==> inputs of 06-15 <==
Design CPU, start of the top module:
module CPU (
    input clk, 
    input reset, 
    output [15:0] pc, 
    input [15:0] instr, 
    output [15:0] alu_out, 
    output mem_read, 
    output mem_write, 
    input [15:0] mem_data
);
Settings: LEC_CHECK=0, ABC_AREA=1, CAP_MARGIN=20, CORE_MARGIN=2, CORE_UTILIZATION=72, CTS_CLUSTER_DIAMETER=400, CTS_CLUSTER_SIZE=100, SETUP_SLACK_MARGIN=-0.11, SLEW_MARGIN=20; clock period 1.75 ns.
run.sh (not shown) runs the stock make flow with config.mk's settings and CLKGATE_MAP_FILE=.
==> 01-16 (differences from 06-15) <==
ABC_AREA = 0   (was 1)
CAP_MARGIN = 0   (was 20)
CELL_PAD_IN_SITES_DETAIL_PLACEMENT = 1   (was default)
CELL_PAD_IN_SITES_GLOBAL_PLACEMENT = 1   (was default)
CORE_MARGIN = 9   (was 2)
CORE_UTILIZATION = 40   (was 72)
CTS_CLUSTER_DIAMETER = default   (was 400)
CTS_CLUSTER_SIZE = 85   (was 100)
HOLD_SLACK_MARGIN = 0.09   (was default)
MAX_ROUTING_LAYER = met4   (was default)
MIN_ROUTING_LAYER = met2   (was default)
PLACE_DENSITY = 0.36   (was default)
SETUP_SLACK_MARGIN = default   (was -0.11)
SLEW_MARGIN = 15   (was 20)
TNS_END_PERCENT = 60   (was default)
==> flow/constraint.sdc (replaced) <==
create_clock -name core_clock -period 2.12 [get_ports {clk}]
set_input_delay 0.4240 -clock core_clock [delete_from_list [all_inputs] [get_ports {clk}]]
set_output_delay 0.4240 -clock core_clock [all_outputs]
set_load 0.01 [all_outputs]
==> summary of the runs <==
Of 01-16 and 06-15, 01-16 has the higher die size (gap about 100%, measured against 06-15).
Between 06-15 and 01-16, the lower synthesized cell count is in 01-16 (gap about 28%, measured against 01-16).
06-15 stopped in 5_1_grt, error GRT-0232. 01-16 never finished: it broke off in 5_1_grt with GRT-0232.
In 01-16 the synthesized area is lower than in 06-15, by 0.55%.
==> figures <==
| quantity | 06-15 | 01-16 |
|---|---|---|
| Post-Synthesis Cell Area | 0.0183 sq mm | 0.0182 sq mm |
| HPWL Detailed | 50200 um | 63400 um |
| Post-CTS setup repair buffer count | 40 | 81 |
| Area fraction of the dominant cell type after synthesis | 47.6% | 47.8% |
| Number of cell instances after yosys synthesis | 2498 | 1954 |
| Area fraction in and, or, nand and nor cells after synthesis | 28.9% | 16.2% |
| Setup Slack @ Placement | -0.799 ns | -1.14 ns |
| Die outline area | 0.0266 sq mm | 0.0534 sq mm |
| Core Util at FP | 72.9% | 40.8% |
| Run status | did not finish | did not finish |
| Failing step | 5_1_grt | 5_1_grt |
| Placement Cell Area | 0.0216 sq mm | 0.0219 sq mm |
| Number of H-tree levels | 1 | 2 |
| Chip area from the yosys synthesis statistics | 0.0183 sq mm | 0.0182 sq mm |
| Compound-Gate Fraction of Synth Area | 13.4% | 23.6% |
| Cts bufs inserted | 7 | 42 |
| Post-cts sizing count | 102 | 297 |

---

==> inputs of 07-12 <==
==> flow/design.v <==
module ALU (
    input [15:0] data1,
    input [15:0] data2,
    input [3:0] alu_op,  
    output reg [15:0] result
);
    always @(*) begin
        case (alu_op)
            4'b0000: result = data1 + data2;  
            4'b0001: result = data1 - data2;  
            4'b0010: result = data1 & data2;  
            4'b0011: result = data1 | data2;  
            4'b0100: result = data1 ^ data2;  
            4'b0101: result = ~data1;         
            4'b0110: result = data1 << data2[3:0];  
            4'b0111: result = data1 >> data2[3:0];  
            4'b1000: result = (data1 < data2) ? 16'b1 : 16'b0;  
            default: result = 16'b0;
        endcase
    end
endmodule
module Control_Unit (
    input [15:0] instr,
    output reg [3:0] alu_op,
    output reg mem_read,
    output reg mem_write,
    output reg reg_write,
    output reg [3:0] write_reg
);
    always @(*) begin
        case(instr[15:12])
            4'b0000: begin  
                alu_op = 4'b0000;
                mem_read = 1'b0;
                mem_write = 1'b0;
                reg_write = 1'b0;
                write_reg = 4'b0000;
            end
            4'b0001: begin  
                alu_op = 4'b0000;
                mem_read = 1'b0;
                mem_write = 1'b0;
                reg_write = 1'b1;
                write_reg = instr[11:8];
            end
            4'b0010: begin  
                alu_op = 4'b0001;
                mem_read = 1'b0;
                mem_write = 1'b0;
                reg_write = 1'b1;
                write_reg = instr[11:8];
            end
            4'b0011: begin  
                alu_op = 4'b0010;
                mem_read = 1'b0;
                mem_write = 1'b0;
                reg_write = 1'b1;
                write_reg = instr[11:8];
            end
            4'b0100: begin  
                alu_op = 4'b0011;
                mem_read = 1'b0;
                mem_write = 1'b0;
                reg_write = 1'b1;
                write_reg = instr[11:8];
            end
            4'b0101: begin  
                alu_op = 4'b0000;  
                mem_read = 1'b1;
                mem_write = 1'b0;
                reg_write = 1'b1;
                write_reg = instr[11:8];
            end
            4'b0110: begin  
                alu_op = 4'b0000;  
                mem_read = 1'b0;
                mem_write = 1'b1;
                reg_write = 1'b0;
                write_reg = 4'b0000;
            end
            default: begin
                alu_op = 4'b0000;
                mem_read = 1'b0;
                mem_write = 1'b0;
                reg_write = 1'b0;
                write_reg = 4'b0000;
            end
        endcase
    end
endmodule
module Register_File (
    input clk,
    input reset,
    input [3:0] read_reg1,
    input [3:0] read_reg2,
    input [3:0] write_reg,
    input [15:0] write_data,
    input reg_write,
    output [15:0] reg_data1,
    output [15:0] reg_data2
);
    reg [15:0] registers [0:15];
    integer i;
    always @(posedge clk or posedge reset) begin
        if(reset) begin
            for(i=0;i<16;i=i+1)
                registers[i]<=16'b0;
                end
        else if (reg_write) begin
            registers[write_reg] <= write_data;
        end
    end
    assign reg_data1 = registers[read_reg1];
    assign reg_data2 = registers[read_reg2];
endmodule
module Hazard_Detection_Unit (
    input [15:0] if_id_instr,
    input id_ex_mem_read,
    input [3:0] id_ex_write_reg,
    output reg hazard_detected
);
    always @(*) begin
        hazard_detected = (id_ex_mem_read &&
                           (id_ex_write_reg == if_id_instr[11:8] ||
                            id_ex_write_reg == if_id_instr[7:4]));
    end
endmodule
module CPU (
    input clk, 
    input reset, 
    output [15:0] pc, 
    input [15:0] instr, 
    output [15:0] alu_out, 
    output mem_read, 
    output mem_write, 
    input [15:0] mem_data
);
    reg [15:0] pc_reg;
    reg [15:0] if_id_instr;
    reg [15:0] id_ex_reg_data1, id_ex_reg_data2;
    reg [3:0] id_ex_alu_op;
    reg [15:0] id_ex_instr;
    reg id_ex_mem_read, id_ex_mem_write, id_ex_reg_write;
    reg [3:0] id_ex_write_reg;
    wire [15:0] alu_result;
    wire hazard_detected;
    wire [15:0] rf_reg_data1, rf_reg_data2;
    wire [3:0] alu_op;
    wire reg_write;
    wire [3:0] write_reg;
    wire [15:0] write_data;
    reg [15:0] ex_mem_alu_result;
    reg ex_mem_mem_read, ex_mem_mem_write, ex_mem_reg_write;
    reg [3:0] ex_mem_write_reg;
    always @(posedge clk or posedge reset) begin
        if (reset) begin
            pc_reg <= 0;
            if_id_instr <= 16'b0;
        end else if (!hazard_detected) begin
            pc_reg <= pc_reg + 1;
            if_id_instr <= instr;
        end
    end
    Control_Unit cu (
        .instr(if_id_instr), 
        .alu_op(alu_op), 
        .mem_read(mem_read), 
        .mem_write(mem_write), 
        .reg_write(reg_write), 
        .write_reg(write_reg)
    );
    Register_File rf (
        .clk(clk), 
        .reset(reset),
        .read_reg1(if_id_instr[11:8]), 
        .read_reg2(if_id_instr[7:4]), 
        .write_reg(ex_mem_write_reg), 
        .write_data(write_data), 
        .reg_write(ex_mem_reg_write), 
        .reg_data1(rf_reg_data1), 
        .reg_data2(rf_reg_data2)
    );
    ALU alu (
        .data1(id_ex_reg_data1), 
        .data2(id_ex_reg_data2), 
        .alu_op(id_ex_alu_op), 
        .result(alu_result)
    );
    Hazard_Detection_Unit hdu (
        .if_id_instr(if_id_instr),
        .id_ex_mem_read(id_ex_mem_read),
        .id_ex_write_reg(id_ex_write_reg),
        .hazard_detected(hazard_detected)
    );
    assign pc = pc_reg;
    assign alu_out = ex_mem_alu_result;
    always @(posedge clk or posedge reset) begin
        if (reset) begin
            id_ex_reg_data1 <= 16'b0;
            id_ex_reg_data2 <= 16'b0;
            id_ex_alu_op <= 4'b0;
            id_ex_instr <= 16'b0;
            id_ex_mem_read <= 1'b0;
            id_ex_mem_write <= 1'b0;
            id_ex_reg_write <= 1'b0;
            id_ex_write_reg <= 4'b0;
        end else if (!hazard_detected) begin
            id_ex_reg_data1 <= rf_reg_data1;
            id_ex_reg_data2 <= rf_reg_data2;
            id_ex_alu_op <= alu_op;
            id_ex_instr <= if_id_instr;
            id_ex_mem_read <= mem_read;
            id_ex_mem_write <= mem_write;
            id_ex_reg_write <= reg_write;
            id_ex_write_reg <= write_reg;
        end
    end
    always @(posedge clk or posedge reset) begin
        if (reset) begin
            ex_mem_alu_result <= 16'b0;
            ex_mem_mem_read <= 1'b0;
            ex_mem_mem_write <= 1'b0;
            ex_mem_reg_write <= 1'b0;
            ex_mem_write_reg <= 4'b0;
        end else begin
            ex_mem_alu_result <= alu_result;
            ex_mem_mem_read <= id_ex_mem_read;
            ex_mem_mem_write <= id_ex_mem_write;
            ex_mem_reg_write <= id_ex_reg_write;
            ex_mem_write_reg <= id_ex_write_reg;
        end
    end
    assign write_data = ex_mem_mem_read ? mem_data : ex_mem_alu_result;
endmodule
==> flow/run.sh <==
#!/bin/bash
# the make line also repeats each setting of config.mk as NAME=value (left out here)
make -C /OpenROAD-flow-scripts/flow DESIGN_CONFIG=/design/flow/config.mk WORK_HOME=/design/flow/orfs CLKGATE_MAP_FILE= finish
==> flow/config.mk <==
export PLATFORM = sky130hd
export DESIGN_NAME = CPU
export DESIGN_NICKNAME = CPU
export VERILOG_FILES = /design/flow/design.v
export SDC_FILE = /design/flow/constraint.sdc
export NUM_CORES = 4
export LEC_CHECK = 0
export ABC_AREA = 1
export CAP_MARGIN = 20
export CORE_MARGIN = 2
export CORE_UTILIZATION = 68
export SETUP_SLACK_MARGIN = -0.01
export SLEW_MARGIN = 20
==> flow/constraint.sdc <==
create_clock -name core_clock -period 1.79 [get_ports {clk}]
set_input_delay 0.3580 -clock core_clock [delete_from_list [all_inputs] [get_ports {clk}]]
set_output_delay 0.3580 -clock core_clock [all_outputs]
set_load 0.01 [all_outputs]
==> 02-21 (differences from 07-12) <==
Settings changed: ABC_AREA 1 to default, CORE_UTILIZATION 68 to 72, CTS_CLUSTER_DIAMETER from default to 377, CTS_CLUSTER_SIZE from default to 22, SETUP_SLACK_MARGIN -0.01 to -0.25.
==> flow/constraint.sdc (replaced) <==
create_clock -name core_clock -period 2.53 [get_ports {clk}]
set_input_delay 0.5060 -clock core_clock [delete_from_list [all_inputs] [get_ports {clk}]]
set_output_delay 0.5060 -clock core_clock [all_outputs]
set_load 0.01 [all_outputs]
==> summary of the runs <==
Against 07-12, the die size of 02-21 is smaller by about 6%. Synthesized cell count: 07-12 is larger than 02-21 (about 28%). Of 07-12 and 02-21, 07-12 has the higher synthesized area (gap 0.55%, measured against 02-21). 02-21 reached the layout checks and failed them: negative setup slack. 07-12 aborted during 5_1_grt.
